## FPA_final
module FPA_final (
input clk,
input rst,
input [31 : 0] in1,
input [31 : 0] in2,
output [31 : 0] OUT
);
Size in the first run: roughly 2400 cells after synthesis, roughly 16000 um^2 of cells after synthesis.
export LEC_CHECK = 0
export CAP_MARGIN = 20
export CORE_MARGIN = 2
export CORE_UTILIZATION = 65
export CTS_CLUSTER_DIAMETER = 347
export CTS_CLUSTER_SIZE = 45
export SLEW_MARGIN = 20
create_clock -name core_clock -period 11.6 [get_ports {clk}]
run.sh (not shown) runs the stock make flow with config.mk's settings and CLKGATE_MAP_FILE=.
The starting point aborted during global routing (5_1_grt) (GRT-0116).
Rerun with:
Settings changed: CORE_UTILIZATION 65 to 64, CTS_CLUSTER_DIAMETER 347 to default, CTS_CLUSTER_SIZE 45 to default, HOLD_SLACK_MARGIN from default to -0.09, TNS_END_PERCENT from default to 5.
Clock period 11.6 ns to 15.3 ns, I/O delays scaled along.
What happened: This time the run finished but fails on setup timing; die size increases by about 1.5%; synthesized area does not change; synthesized cell count stays the same.
Rerun with:
Settings changed: ABC_AREA from default to 1, HOLD_SLACK_MARGIN -0.09 to default, TNS_END_PERCENT 5 to 15.
Clock period 15.3 ns to 13.8 ns, I/O delays scaled along.
Effect: With this change the flow died in global routing (5_1_grt), error GRT-0232; die area drops by 2.6%; synthesized area drops by 2.6%; synthesized cell count climbs by 19%.
Rerun with:
Settings changed: ABC_AREA 1 to default, CORE_UTILIZATION 64 to 45, SETUP_SLACK_MARGIN from default to -0.41, TNS_END_PERCENT 15 to default.
Clock period 13.8 ns to 11.1 ns, I/O delays scaled along.
Outcome: The changed run completed and failed the layout checks on setup timing; synthesized area climbs by 2.7%; synthesized cell count drops by 16%; die size climbs by 45%.
Rerun with:
Settings changed: CORE_UTILIZATION 45 to 70, CTS_CLUSTER_SIZE from default to 30, SETUP_SLACK_MARGIN -0.41 to default.
Clock period 11.1 ns to 12.4 ns, I/O delays scaled along.
=>
- The new run did not get past detailed placement (3_5_place_dp)
- die area went down by 35%
- synthesized cell count does not change
- synthesized area is unchanged
Rerun with:
Settings changed: CORE_UTILIZATION 70 to 64, CTS_CLUSTER_SIZE 30 to default.
Clock period 12.4 ns to 14.5 ns, I/O delays scaled along.
Now the flow did not get past global routing (5_1_grt) on GRT-0232.
Synthesized cell count does not change.
Die size grows by 9.1%.
Synthesized area stays the same.

========
== job 4471 ==
Starting RTL as in the previous note.
Settings: LEC_CHECK=0, CAP_MARGIN=40, CELL_PAD_IN_SITES_DETAIL_PLACEMENT=2, CORE_MARGIN=2, CORE_UTILIZATION=66, CTS_CLUSTER_SIZE=93, GPL_TIMING_DRIVEN=0, MAX_ROUTING_LAYER=met4, MIN_ROUTING_LAYER=met2, SETUP_SLACK_MARGIN=-0.65, SLEW_MARGIN=20; clock period 27.1 ns.
Stage in which a tool error killed job 4471: detailed placement.
Setup changes, job 4471 to job 9587
Settings: changing CORE_UTILIZATION from 66 to 40; changing CTS_CLUSTER_SIZE from 93 to 35; changing CAP_MARGIN from 40 to 20; changing SLEW_MARGIN from 20 to 15; removing SETUP_SLACK_MARGIN (formerly -0.65); removing MAX_ROUTING_LAYER (formerly met4); removing CELL_PAD_IN_SITES_DETAIL_PLACEMENT (formerly 2); changing the clock period (ns, I/O delays scaled along) from 27.1 to 22.0.
==> comparison <==
As the logs show, job 9587 stopped at global routing after a tool error, so it never reached the end of the flow. Tool error DPL-0033 stopped job 4471 during detailed placement; no final results. From job 4471 to job 9587 the numbers moved as follows: floorplan-stage core utilization lower, area of the core higher, placer's final routability congestion estimate lower, yosys-reported design area after synthesis roughly the same. Note that the die outline height recorded for job 4471 amounts to 0.78 times the value seen in job 9587. As far as count of pins on the block boundary is concerned, job 9587 and job 4471 perform about the same. Delta (job 9587 minus job 4471): chip area higher, async set-reset flop share out of synthesis roughly the same.
The inputs of job 4832 differ from those of job 9587 as listed below.
Settings: a change of SLEW_MARGIN from 15 to 5; a deleted CTS_CLUSTER_SIZE that had been 35; a deleted MIN_ROUTING_LAYER that had been met2.
Findings:
- Looking at job 4832 and job 9587, the total cell area at the placement stage is a wash.
- Job 9587: it failed during global routing, and the tool reported GRT-0116.
- Job 4832 finished end to end and its layout was clean on timing, DRC and antenna.
- Job 9587 → job 4832: die size held; cell count listed in synth_stat.txt held; cell row count held; number of placed instances, taps included held; H-tree depth held.
- Looking at job 4832 and job 9587, the flip-flop and latch count after synthesis is a wash.
Input-level comparison between job 2940 and job 4832:
Settings: swapping 5 for 20 in SLEW_MARGIN; swapping 40 for 58 in CORE_UTILIZATION; clearing GPL_TIMING_DRIVEN, which used to be 0; swapping 22.0 for 11.6 in the clock period (ns, I/O delays scaled along).
Results
- Compared with job 4832, in job 2940 worst-case setup slack after placement dropped 4.96 ns; final weighted congestion in routability-driven placement rose by 21%.
- Number of clock sinks came out exactly the same in job 2940 and job 4832.
- No stage failed in job 4832, and the final checks on the layout all came back clean.
- Job 2940 is listed as incomplete: the tool reported an error in global routing and the run ended there.
- Compared with job 4832, vertical extent of the die in job 2940 decreased by more than 10%.

========
Setup of run 1:
FPA_final again, from the RTL that the note above started with.
Settings: LEC_CHECK=0, CAP_MARGIN=20, CORE_MARGIN=2, CORE_UTILIZATION=58, CTS_CLUSTER_SIZE=46, MAX_ROUTING_LAYER=met5, SETUP_SLACK_MARGIN=2.23, SLEW_MARGIN=20; clock period 14.9 ns.
The flow completed for run 1, but it is not clean: the layout still shows negative setup slack.
Edits applied to the flow inputs when going from run 1 to run 2:
-- flow/config.mk --
<<< run 1, line 8
export CAP_MARGIN = 20
export CORE_MARGIN = 2
export CORE_UTILIZATION = 58
export CTS_CLUSTER_SIZE = 46
export MAX_ROUTING_LAYER = met5
export SETUP_SLACK_MARGIN = 2.23
export SLEW_MARGIN = 20
>>> run 2, line 8
export CAP_MARGIN = 20
export CORE_MARGIN = 2
export CORE_UTILIZATION = 59
export SLEW_MARGIN = 20
==> flow/constraint.sdc <==
create_clock -name core_clock -period 11.2 [get_ports {clk}]
set_input_delay 2.2400 -clock core_clock [delete_from_list [all_inputs] [get_ports {clk}]]
set_output_delay 2.2400 -clock core_clock [all_outputs]
set_load 0.01 [all_outputs]
Findings:
global routing: run 2 exited with error
Run 2 -> run 1: post-synthesis instance area delta 0, exact match
On half-perimeter wire length after detailed placement: between run 2 and run 1, it ends up lower for run 1.
Sort run 2 and run 1 by number of buffers inserted by post-CTS setup repair asc -> top: run 2
Going from run 1 to run 2, post-detailed-placement cell area increased 14%; quantity of gates resized following cts climbed 5.8%.
Delta (run 2 minus run 1): post-synthesis net count held, pre-placement core utilization went up by 1.5 points, die height decreased by 0.83% relative to the old numbers, die size has decreased, post-synthesis instance total stayed essentially flat.
Measured against run 2, the final RePlAce weighted congestion of run 1 comes out at 0.933 times the reference value.
Input changes introduced in run 3 (baseline for comparison: run 2):
-- flow/config.mk --
<<< run 2, line 7
export LEC_CHECK = 0
export CAP_MARGIN = 20
export CORE_MARGIN = 2
export CORE_UTILIZATION = 59
export SLEW_MARGIN = 20
>>> run 3, line 7
export LEC_CHECK = 0
export CAP_MARGIN = 20
export CORE_MARGIN = 9
export CORE_UTILIZATION = 40
export GPL_TIMING_DRIVEN = 0
export SLEW_MARGIN = 20
==> flow/constraint.sdc <==
create_clock -name core_clock -period 22.0 [get_ports {clk}]
set_input_delay 4.4000 -clock core_clock [delete_from_list [all_inputs] [get_ports {clk}]]
set_output_delay 4.4000 -clock core_clock [all_outputs]
set_load 0.01 [all_outputs]
## What came out
No stage failed in run 3, and the final checks on the layout all came back clean.
Between run 2 and run 3, the flow reports global placement routability congestion decreasing by a few percent.
Run 3 ends up with a number of post-CTS setup repair buffers that is 19 lower than in run 2.
Netlist area before placement: run 3 vs run 2 identical
Compare run 3 and run 2 | die outline width lower: run 2
| number of instances in the synthesized netlist | run 2 vs run 3 | ≈ equal |
Run 3 vs run 2: cell total after placement down by more than 10%
Taking run 2 over run 3, the area enclosed by the die boundary ratio works out to 0.60.
Delta (run 3 minus run 2): floorplan-stage core utilization fell 20 points, area inside the core boundary rose about 50%, area fraction in mux cells about even.
### run 3 -> run 4
-- flow/config.mk --
<<< run 3, line 8
export CAP_MARGIN = 20
export CORE_MARGIN = 9
export CORE_UTILIZATION = 40
export GPL_TIMING_DRIVEN = 0
export SLEW_MARGIN = 20
>>> run 4, line 8
export CAP_MARGIN = 20
export CORE_MARGIN = 9
export CORE_UTILIZATION = 50
export GPL_TIMING_DRIVEN = 0
export MAX_ROUTING_LAYER = met4
export MIN_ROUTING_LAYER = met2
export PLACE_DENSITY_LB_ADDON = 0.25
export SLEW_MARGIN = 20
Findings:
Run 3 went all the way through the flow, and no timing, DRC or antenna check failed. Run 4 failed in global routing with GRT-0116. Run 3 -> run 4: area after synthesis delta 0, exact match. Changes observed in run 4 relative to run 3: core footprint lost 0.0082 mm^2; row count fell by 8; floorplan die area dropped about 18%; initial cell density of the core increased by 11 points relative to the old numbers. In the metrics for run 3 and run 4, the one carrying the higher setup slack at placement is run 4. Run 3 → run 4: proportion of synthesized area in mux cells closely matched the old numbers; synthesized cell count closely matched the old numbers.

========
Setup of v49:
FPA_final again, from the RTL that the note above started with.
## FPA_final
module FPA_final (
input clk,
input rst,
input [31 : 0] in1,
input [31 : 0] in2,
output [31 : 0] OUT
);
wire [31 : 0]A;
wire [31 : 0]B;
wire [31 : 0]C;
Registers operand1_reg (clk,rst, in1, A);
Registers operand2_reg (clk, rst, in2, B);
FPA B1 ( .A(A), .B(B), .Sum(C), .Cout(), .of());
Registers output_reg (clk,rst, C, OUT);
endmodule
make LEC_CHECK=0 ABC_AREA=1 CAP_MARGIN=20 CORE_MARGIN=2 CORE_UTILIZATION=72 CTS_CLUSTER_DIAMETER=208 CTS_CLUSTER_SIZE=30 PLACE_DENSITY_LB_ADDON=0.19 SLEW_MARGIN=20 finish   # period 8.78 ns
v49 did not finish; the tool stopped in 3_5_place_dp with error DPL-0038.
Here is what was changed in the inputs of v20 compared with v49.
# v49
export LEC_CHECK = 0
export ABC_AREA = 1
export CAP_MARGIN = 20
export CORE_MARGIN = 2
export CORE_UTILIZATION = 72
export CTS_CLUSTER_DIAMETER = 208
export CTS_CLUSTER_SIZE = 30
export PLACE_DENSITY_LB_ADDON = 0.19
export SLEW_MARGIN = 20
create_clock -name core_clock -period 8.78 [get_ports {clk}]
# v20
export LEC_CHECK = 0
export CAP_MARGIN = 20
export CORE_MARGIN = 2
export CORE_UTILIZATION = 40
export SLEW_MARGIN = 20
create_clock -name core_clock -period 20.0 [get_ports {clk}]
Findings:
v20 completed every stage of the flow, and the final layout passed the timing, design-rule and antenna checks.
v20 against v49: area fraction in compound gates now sits higher; post-synth area from yosys stat now sits higher; overall die height now sits higher; floorplan die area now sits higher.
Placement row count: v20 vs v49 up 20
v20: post-synthesis cell count from yosys is 460 lower than what v49 reported.
The lower fraction of the mapped netlist area in adder cells of v20 and v49 is in v20.
From v49 to v20 the numbers moved as follows: share of the core filled by cells before placement decreased 33 points, post-synthesis share of cell area spent on xor and xnor gates went up, instance tally after logic synthesis went down about 16%.
Input-level comparison between v46 and v20:
# v20
export LEC_CHECK = 0
export CAP_MARGIN = 20
export CORE_MARGIN = 2
export CORE_UTILIZATION = 40
export SLEW_MARGIN = 20
create_clock -name core_clock -period 20.0 [get_ports {clk}]
# v46
export LEC_CHECK = 0
export CAP_MARGIN = 20
export CORE_MARGIN = 9
export CORE_UTILIZATION = 50
export CTS_CLUSTER_SIZE = 23
export GPL_TIMING_DRIVEN = 0
export HOLD_SLACK_MARGIN = 0.05
export MAX_ROUTING_LAYER = met5
export MIN_ROUTING_LAYER = met2
export PLACE_DENSITY_LB_ADDON = 0.25
export SLEW_MARGIN = 20
export TNS_END_PERCENT = 20
create_clock -name core_clock -period 20.0 [get_ports {clk}]
## What came out
- Of v20 and v46, only v46 never reached the final stage.
- Status(v46) = ERROR, stage = 5_1_grt
- Count of boundary I/O pins came out exactly the same in v20 and v46.
- Between v20 and v46, the chip area line of the yosys report does not differ in any meaningful way.
- v46 ended with more number of gates resized after CTS than v20.
- As far as mapped cell area goes, v46 and v20 are indistinguishable; the numbers are identical.
- Level count of the clock H-tree: v20 vs v46 — no meaningful difference
- The cell area after placement reported for v46 is greater than that of v20 by 98 sq um.
- v46 vs v20 on initial standard-cell utilization of the core: v46 is the higher one.
Edits applied to the flow inputs when going from v46 to v55:
# v46
export LEC_CHECK = 0
export CAP_MARGIN = 20
export CORE_MARGIN = 9
export CORE_UTILIZATION = 50
export CTS_CLUSTER_SIZE = 23
export GPL_TIMING_DRIVEN = 0
export HOLD_SLACK_MARGIN = 0.05
export MAX_ROUTING_LAYER = met5
export MIN_ROUTING_LAYER = met2
export PLACE_DENSITY_LB_ADDON = 0.25
export SLEW_MARGIN = 20
export TNS_END_PERCENT = 20
create_clock -name core_clock -period 20.0 [get_ports {clk}]
# v55
export LEC_CHECK = 0
export CAP_MARGIN = 20
export CORE_MARGIN = 2
export CORE_UTILIZATION = 59
export SLEW_MARGIN = 20
create_clock -name core_clock -period 11.1 [get_ports {clk}]
Changes observed in v55 relative to v46: worst slack at placement fell by 3.91 ns, multiplexer share of the synthesized area was more or less identical.
Taking v46 as the reference point, the pre-placement core utilization of v55 rises by 9.1 points.
For detailed placer's ending HPWL, v55 and v46 come out practically identical.
5_1_grt: v55 exited with error
Floorplan check, v55 vs v46: die outline smaller in v55
The following lists how v26 was set up differently from v55:
# v55
export LEC_CHECK = 0
export CAP_MARGIN = 20
export CORE_MARGIN = 2
export CORE_UTILIZATION = 59
export SLEW_MARGIN = 20
create_clock -name core_clock -period 11.1 [get_ports {clk}]
# v26
export LEC_CHECK = 0
export CAP_MARGIN = 20
export CORE_MARGIN = 2
export CORE_UTILIZATION = 59
export SLEW_MARGIN = 20
create_clock -name core_clock -period 20.0 [get_ports {clk}]
==> comparison <==
v26 | stages: all done | timing, DRC, antenna: all pass. Diff v55..v26 | area share of xor/xnor cells in the synthesized design | unchanged. Against v55, v26 reports a worst slack at placement that is higher. Number of gates given a new drive strength after cts, v26 and v55, lower one = v26. Floorplan utilization came out exactly the same in v26 and v55. v26 vs v55 on number of buffers inserted to repair setup after CTS: v26 is the lower one. Area fraction in and, or, nand and nor cells: v26 vs v55, no meaningful difference.

========
P:
Starting RTL as in the previous note.
==> flow/design.v (excerpt) <==
module FPA_final (
input clk,
input rst,
input [31 : 0] in1,
input [31 : 0] in2,
output [31 : 0] OUT
);
Settings: LEC_CHECK=0, CAP_MARGIN=20, CORE_MARGIN=2, CORE_UTILIZATION=70, CTS_CLUSTER_DIAMETER=30, CTS_CLUSTER_SIZE=46, MAX_ROUTING_LAYER=met5, SETUP_SLACK_MARGIN=-0.89, SLEW_MARGIN=20; clock period 14.9 ns.
The log for P ends in 5_1_grt with error GRT-0116, so the run never completed.
Inputs modified between P and Q:
- SETUP_SLACK_MARGIN: -0.89 -> unset
- CTS_CLUSTER_SIZE: 46 -> unset
- CTS_CLUSTER_DIAMETER: 30 -> unset
- HOLD_SLACK_MARGIN: unset -> -0.09
- MAX_ROUTING_LAYER: met5 -> unset
- CORE_UTILIZATION: 70 -> 64
- the clock period (ns, I/O delays scaled along): 14.9 -> 14.4
Notes after the runs:
- Changes observed in Q relative to P: count of standard-cell rows went up by 3, count of buffers added by post-CTS timing repair for setup went up by 23.
- Q vs. P: initial core utilization went down by 6.7 points.
- Cmp Q vs P: total half-perimeter wirelength after legalization and detailed placement lower in Q
- Diff P -> Q: worst slack after detailed placement went down, average size of a mapped cell did not really move, area of the chip went up.
- Summary — floorplan die height, Q relative to P: higher, by 7.0 µm.
- Area of the core region: lower on P
- Status: Q FAILED at 5_1_grt (tool error)

========
Starting RTL as in the previous note.
make LEC_CHECK=0 ABC_AREA=1 CAP_MARGIN=20 CORE_MARGIN=2 CORE_UTILIZATION=64 CTS_CLUSTER_DIAMETER=295 CTS_CLUSTER_SIZE=98 PLACE_DENSITY=0.42 SETUP_SLACK_MARGIN=4.5 SLEW_MARGIN=20 TNS_END_PERCENT=10 finish   # period 16.2 ns
The starting point finished with timing, DRC and antenna clean.
Edit:
==> flow/config.mk (replaced) <==
export PLATFORM = sky130hd
export DESIGN_NAME = FPA_final
export DESIGN_NICKNAME = FPA_final
export VERILOG_FILES = /design/flow/design.v
export SDC_FILE = /design/flow/constraint.sdc
export NUM_CORES = 4
export LEC_CHECK = 0
export CAP_MARGIN = 20
export CORE_MARGIN = 2
export CORE_UTILIZATION = 65
export CTS_CLUSTER_SIZE = 44
export SETUP_SLACK_MARGIN = 3.25
export SLEW_MARGIN = 20
==> flow/constraint.sdc (replaced) <==
create_clock -name core_clock -period 11.6 [get_ports {clk}]
set_input_delay 2.3200 -clock core_clock [delete_from_list [all_inputs] [get_ports {clk}]]
set_output_delay 2.3200 -clock core_clock [all_outputs]
set_load 0.01 [all_outputs]
=>
- The new run failed in global routing, error GRT-0116
- die size is higher by 1.1%
- synthesized area came out higher by 2.7%
- synthesized cell count falls by 16%
Edit:
--- a/flow/config.mk
+++ b/flow/config.mk
@@ -9,5 +9,5 @@
 export CORE_MARGIN = 2
-export CORE_UTILIZATION = 65
+export CORE_UTILIZATION = 67
 export CTS_CLUSTER_SIZE = 44
-export SETUP_SLACK_MARGIN = 3.25
+export SETUP_SLACK_MARGIN = 1.52
 export SLEW_MARGIN = 20
Result: This time the run never finished: it broke off in clock tree synthesis with DPL-0038. Die size went down by 2.9%. Area after synthesis stays the same. Synthesized cell count stays the same.
